run a:
// isc_cpu_top
module isc_cpu_top
(
     clk_i
    ,rst_i
    ,rst_rom_i
    ,mode_sel_i
    ,en_w_rom_i
    ,w_rom_addr_i
    ,w_rom_data_i
    ,instruction_i
    ,reg_watcher_o
    ,pc_o
    ,wb_en_o
    ,wb_addr_1_o
    ,wb_data_1_o
    ,wb_addr_2_o
    ,wb_data_2_o
);
Size in the first run: ~10000 cells after synthesis, roughly 1600 flip-flops, ~140 I/O pins, about 0.090 mm² of cells after synthesis.
export LEC_CHECK = 0
export ABC_AREA = 1
export CAP_MARGIN = 10
export CORE_MARGIN = 2
export CORE_UTILIZATION = 72
export PLACE_DENSITY = 0.6
export SETUP_SLACK_MARGIN = -1.82
export SLEW_MARGIN = 20
export TNS_END_PERCENT = 5
create_clock -name core_clock -period 19.2 [get_ports {clk_i}]
run.sh (not shown) runs the stock make flow with config.mk's settings and CLKGATE_MAP_FILE=.
Run status, run a: aborted in 5_1_grt, error ODB-0269
## Diff of input files: run b against run a
--- a/flow/config.mk
+++ b/flow/config.mk
@@ -7,8 +7,7 @@
 export LEC_CHECK = 0
-export ABC_AREA = 1
-export CAP_MARGIN = 10
+export CAP_MARGIN = 20
 export CORE_MARGIN = 2
 export CORE_UTILIZATION = 72
-export PLACE_DENSITY = 0.6
-export SETUP_SLACK_MARGIN = -1.82
+export HOLD_SLACK_MARGIN = -0.09
+export PLACE_DENSITY = 0.66
 export SLEW_MARGIN = 20
==> flow/constraint.sdc <==
create_clock -name core_clock -period 20.7 [get_ports {clk_i}]
set_input_delay 4.1400 -clock core_clock [delete_from_list [all_inputs] [get_ports {clk_i}]]
set_output_delay 4.1400 -clock core_clock [all_outputs]
set_load 0.01 [all_outputs]
[summary]
- No crash in run b: every stage finished, but the layout fails its final checks due to setup timing.
- The cell count listed in synth_stat.txt of run b is lower than that of run a.
- Arithmetic-cell share of the synthesized area counting full adders, half adders and majority gates: run a vs run b — no meaningful difference
- In run b, the parity-gate share of the synthesized area counting xor and xnor cells came out 0.28 points above the value in run a.
- In the floorplan summary, run b is listed with a die area greater than that of run a.

* * *

Starting RTL as in the previous note.
Settings: LEC_CHECK=0, CAP_MARGIN=20, CORE_MARGIN=2, CORE_UTILIZATION=72, CTS_CLUSTER_SIZE=45, HOLD_SLACK_MARGIN=-0.09, MAX_ROUTING_LAYER=met4, PLACE_DENSITY=0.66, SETUP_SLACK_MARGIN=5.0, SLEW_MARGIN=20, TNS_END_PERCENT=5; clock period 19.1 ns.
The starting point finished but failed the layout checks on setup timing.
Then changed:
- CORE_UTILIZATION: 72 -> 40
- CTS_CLUSTER_SIZE: 45 -> default
- HOLD_SLACK_MARGIN: -0.09 -> default
- MAX_ROUTING_LAYER: met4 -> default
- PLACE_DENSITY: 0.66 -> 0.6
- SETUP_SLACK_MARGIN: 5.0 -> default
- TNS_END_PERCENT: 5 -> default
- clock period: 19.1 -> 49.9 ns (I/O delays scaled with it)
Now the flow produced a clean layout.
Cell count is higher by a little under a tenth.
Flip-flop count stays the same.
Synthesized area is unchanged.
Final area shrinks by a few percent.
Then changed:
- CORE_UTILIZATION: 40 -> 62
- clock period: 49.9 -> 34.3 ns (I/O delays scaled with it)
The changed run finished with timing, DRC and antenna clean.
Critical path depth grows by 2.
Worst setup slack loses 14000 ps.
Final cell count is lower by 10%.
Via count rose by about 1.1%.
Wire length fell by about 5%.
Die size came out lower by 35%.
Final area decreases by about 1.5%.
Then changed:
- CORE_UTILIZATION: 62 -> 72
- MAX_ROUTING_LAYER: default -> met4
- SETUP_SLACK_MARGIN: default -> 5.0
- TNS_END_PERCENT: default -> 5
- clock period: 34.3 -> 19.1 ns (I/O delays scaled with it)
Outcome: The new run finished but fails on setup timing. Area after synthesis does not change. Design area rose by a few percent. Worst hold slack gets better by 20 ps. Critical path depth rose by 6.
Then changed:
- ABC_AREA: default -> 1
- CTS_CLUSTER_DIAMETER: default -> 224
- PLACE_DENSITY: 0.6 -> 0.73
=>
- The changed run did not get past global routing (5_1_grt)
- die area decreases by about 2.3%
- synthesized area decreases by 2.3%
- synthesized cell count increases by about 30%
Then changed:
- ABC_AREA: 1 -> default
- CORE_UTILIZATION: 72 -> 10
- CTS_CLUSTER_DIAMETER: 224 -> default
- MAX_ROUTING_LAYER: met4 -> default
- PLACE_DENSITY: 0.73 -> 0.6
- SETUP_SLACK_MARGIN: 5.0 -> default
- TNS_END_PERCENT: 5 -> default
- clock period: 19.1 -> 42.9 ns (I/O delays scaled with it)
Now the flow passed the timing, DRC and antenna checks.
Die area is higher to 7.3 times its value.
Synthesized area is higher by 2.4%.
Synthesized cell count is lower by 23%.
